== yarrow ==
## sha2in
module sha2in(
  input clk,rst_b,lst_pkt,
  input [63:0] pkt,
  output [511:0] blk,
  output blk_val,msg_end
);
Settings: LEC_CHECK=0, ABC_AREA=1, CAP_MARGIN=20, CELL_PAD_IN_SITES_GLOBAL_PLACEMENT=1, CORE_ASPECT_RATIO=0.94, CORE_MARGIN=2, CORE_UTILIZATION=65, CTS_CLUSTER_DIAMETER=312, CTS_CLUSTER_SIZE=80, GPL_ROUTABILITY_DRIVEN=1, SLEW_MARGIN=20; clock period 1.86 ns.
run.sh (not shown) runs the stock make flow with config.mk's settings and CLKGATE_MAP_FILE=.
Status: yarrow FAILED at global placement (3_3_place_gp) (tool error)
--- input diff yarrow..zinc ---
# yarrow
export LEC_CHECK = 0
export ABC_AREA = 1
export CAP_MARGIN = 20
export CELL_PAD_IN_SITES_GLOBAL_PLACEMENT = 1
export CORE_ASPECT_RATIO = 0.94
export CORE_MARGIN = 2
export CORE_UTILIZATION = 65
export CTS_CLUSTER_DIAMETER = 312
export CTS_CLUSTER_SIZE = 80
export GPL_ROUTABILITY_DRIVEN = 1
export SLEW_MARGIN = 20
create_clock -name core_clock -period 1.86 [get_ports {clk}]
# zinc
export LEC_CHECK = 0
export CAP_MARGIN = 20
export CELL_PAD_IN_SITES_GLOBAL_PLACEMENT = 1
export CORE_MARGIN = 2
export CORE_UTILIZATION = 40
export CTS_CLUSTER_DIAMETER = 112
export SLEW_MARGIN = 20
create_clock -name core_clock -period 4.0 [get_ports {clk}]
Notes after the runs:
- Synthesized cell count, zinc vs yarrow: down by more than a quarter
- Going from yarrow to zinc, chip footprint up 52%, adder-cell share of the synthesized area flat, die outline height up 27%, area after synthesis down 5.6%, mean area per synthesized cell up about 30%.
- [zinc] effective utilization at floorplan fell 26 points relative to yarrow
- Compared with yarrow, zinc shows sequential area share after synthesis higher by 3.7 points.
- Measured against yarrow, the row count of zinc comes out at 1.3 times the reference value.
- Out of zinc and yarrow, the only run to close with the timing, design-rule and antenna checks passing was zinc.
- yarrow did not make it past global placement (3_3_place_gp), where a tool error ended it.
> inputs changed (zinc -> onyx)
# zinc
export LEC_CHECK = 0
export CAP_MARGIN = 20
export CELL_PAD_IN_SITES_GLOBAL_PLACEMENT = 1
export CORE_MARGIN = 2
export CORE_UTILIZATION = 40
export CTS_CLUSTER_DIAMETER = 112
export SLEW_MARGIN = 20
create_clock -name core_clock -period 4.0 [get_ports {clk}]
# onyx
export LEC_CHECK = 0
export CAP_MARGIN = 20
export CORE_MARGIN = 2
export CORE_UTILIZATION = 66
export CTS_CLUSTER_SIZE = 37
export SETUP_SLACK_MARGIN = 0.65
export SLEW_MARGIN = 20
create_clock -name core_clock -period 2.38 [get_ports {clk}]
Notes after the runs:
onyx never completed; the flow aborted with a tool error in clock tree synthesis (4_1_cts).
Compared with zinc, in onyx pre-CTS worst setup slack went down 1.09 ns; instance count after placement with tap cells included went down 8.7%.
zinc has higher die area than onyx.
Area of the core: lower on onyx
onyx: routability congestion estimate higher than zinc
Vertical die dimension: onyx vs zinc down about 22%
Number of distinct standard cells referenced by the synthesized netlist: onyx vs zinc identical
From zinc to onyx, yosys synthesis chip area did not move at all.
Inputs modified between onyx and juniper:
# onyx
export LEC_CHECK = 0
export CAP_MARGIN = 20
export CORE_MARGIN = 2
export CORE_UTILIZATION = 66
export CTS_CLUSTER_SIZE = 37
export SETUP_SLACK_MARGIN = 0.65
export SLEW_MARGIN = 20
create_clock -name core_clock -period 2.38 [get_ports {clk}]
# juniper
export LEC_CHECK = 0
export ABC_AREA = 1
export CAP_MARGIN = 20
export CORE_MARGIN = 2
export CORE_UTILIZATION = 62
export SLEW_MARGIN = 20
create_clock -name core_clock -period 1.76 [get_ports {clk}]
- juniper did not make it past global routing (5_1_grt), where a tool error ended it.
- juniper gives less portion of the post-synthesis area used by sequential elements than onyx did.
- Diff onyx -> juniper | y dimension of the die | up by a few percent
- Relative to onyx, share of synthesized cell area in and-or and or-and compound cells has gone down in juniper.
- Higher area fraction in and, or, nand and nor cells among onyx and juniper: juniper
- Yosys chip area for juniper: 5.9% up relative to onyx
- Going from onyx to juniper, the placeable core area was found to have gone up by 13%.
- The lower synthesized cell count of onyx and juniper is in onyx.
- juniper gives less portion of netlist area occupied by mux cells than onyx did.

* * *

sha2in again, from the RTL that the note above started with.
make LEC_CHECK=0 ABC_AREA=1 CAP_MARGIN=15 CORE_ASPECT_RATIO=0.5 CORE_MARGIN=2 CORE_UTILIZATION=72 CTS_CLUSTER_DIAMETER=347 CTS_CLUSTER_SIZE=99 SETUP_SLACK_MARGIN=0.59 SLEW_MARGIN=20 TNS_END_PERCENT=5 finish   # period 2.11 ns
The first run stopped in 4_1_cts on DPL-0038.
Change:
==> flow/config.mk (replaced) <==
export PLATFORM = sky130hd
export DESIGN_NAME = sha2in
export DESIGN_NICKNAME = sha2in
export VERILOG_FILES = /design/flow/design.v
export SDC_FILE = /design/flow/constraint.sdc
export NUM_CORES = 4
export LEC_CHECK = 0
export CAP_MARGIN = 20
export CORE_MARGIN = 2
export CORE_UTILIZATION = 40
export SLEW_MARGIN = 20
==> flow/constraint.sdc (replaced) <==
create_clock -name core_clock -period 3.16 [get_ports {clk}]
set_input_delay 0.6320 -clock core_clock [delete_from_list [all_inputs] [get_ports {clk}]]
set_output_delay 0.6320 -clock core_clock [all_outputs]
set_load 0.01 [all_outputs]
What happened:
- The new run ran to the end with violations: hold timing
- synthesized cell count went down by about 27%
- area after synthesis shrinks by about 5.6%
- die area went up by about 70%
Change:
--- a/flow/config.mk
+++ b/flow/config.mk
@@ -8,4 +8,7 @@
 export CAP_MARGIN = 20
 export CORE_MARGIN = 2
-export CORE_UTILIZATION = 40
+export CORE_UTILIZATION = 68
+export CTS_CLUSTER_DIAMETER = 53
+export CTS_CLUSTER_SIZE = 43
+export SETUP_SLACK_MARGIN = 0.58
 export SLEW_MARGIN = 20
==> flow/constraint.sdc (replaced) <==
create_clock -name core_clock -period 2.13 [get_ports {clk}]
set_input_delay 0.4260 -clock core_clock [delete_from_list [all_inputs] [get_ports {clk}]]
set_output_delay 0.4260 -clock core_clock [all_outputs]
set_load 0.01 [all_outputs]
After rerunning: With this change the flow stopped in 4_1_cts. Synthesized area is unchanged. Die area came out lower by 41%. Synthesized cell count stays the same.
Change:
--- a/flow/config.mk
+++ b/flow/config.mk
@@ -8,7 +8,6 @@
 export CAP_MARGIN = 20
 export CORE_MARGIN = 2
-export CORE_UTILIZATION = 68
-export CTS_CLUSTER_DIAMETER = 53
-export CTS_CLUSTER_SIZE = 43
-export SETUP_SLACK_MARGIN = 0.58
+export CORE_UTILIZATION = 66
+export CTS_CLUSTER_DIAMETER = 397
+export PLACE_DENSITY = 0.37
 export SLEW_MARGIN = 20
==> flow/constraint.sdc (replaced) <==
create_clock -name core_clock -period 2.48 [get_ports {clk}]
set_input_delay 0.4960 -clock core_clock [delete_from_list [all_inputs] [get_ports {clk}]]
set_output_delay 0.4960 -clock core_clock [all_outputs]
set_load 0.01 [all_outputs]
What happened: The changed run produced a clean layout; die size came out higher by 3.0%; area after synthesis stays the same; synthesized cell count does not change.
Change:
--- a/flow/config.mk
+++ b/flow/config.mk
@@ -8,6 +8,4 @@
 export CAP_MARGIN = 20
 export CORE_MARGIN = 2
-export CORE_UTILIZATION = 66
-export CTS_CLUSTER_DIAMETER = 397
-export PLACE_DENSITY = 0.37
+export CORE_UTILIZATION = 57
 export SLEW_MARGIN = 20
The changed run finished with timing, DRC and antenna clean.
Worst setup slack improves by 0.086 ns.
Final cell count rose by 2.0%.
Combinational power fell by about 7%.
Power fell by 6.0%.
Count of clock-buffer cells in the layout rose by 9.
Change:
--- a/flow/config.mk
+++ b/flow/config.mk
@@ -8,4 +8,4 @@
 export CAP_MARGIN = 20
 export CORE_MARGIN = 2
-export CORE_UTILIZATION = 57
+export CORE_UTILIZATION = 64
 export SLEW_MARGIN = 20
==> flow/constraint.sdc (replaced) <==
create_clock -name core_clock -period 2.66 [get_ports {clk}]
set_input_delay 0.5320 -clock core_clock [delete_from_list [all_inputs] [get_ports {clk}]]
set_output_delay 0.5320 -clock core_clock [all_outputs]
set_load 0.01 [all_outputs]
Result:
- sequential share of layout area rises by 0.11 points
- die area decreases by roughly a tenth
- worst hold slack gets worse by 0.0079 ns
- wire length rises by a little under a tenth
No activity file was given, so power comes from the tool's default toggle rates.
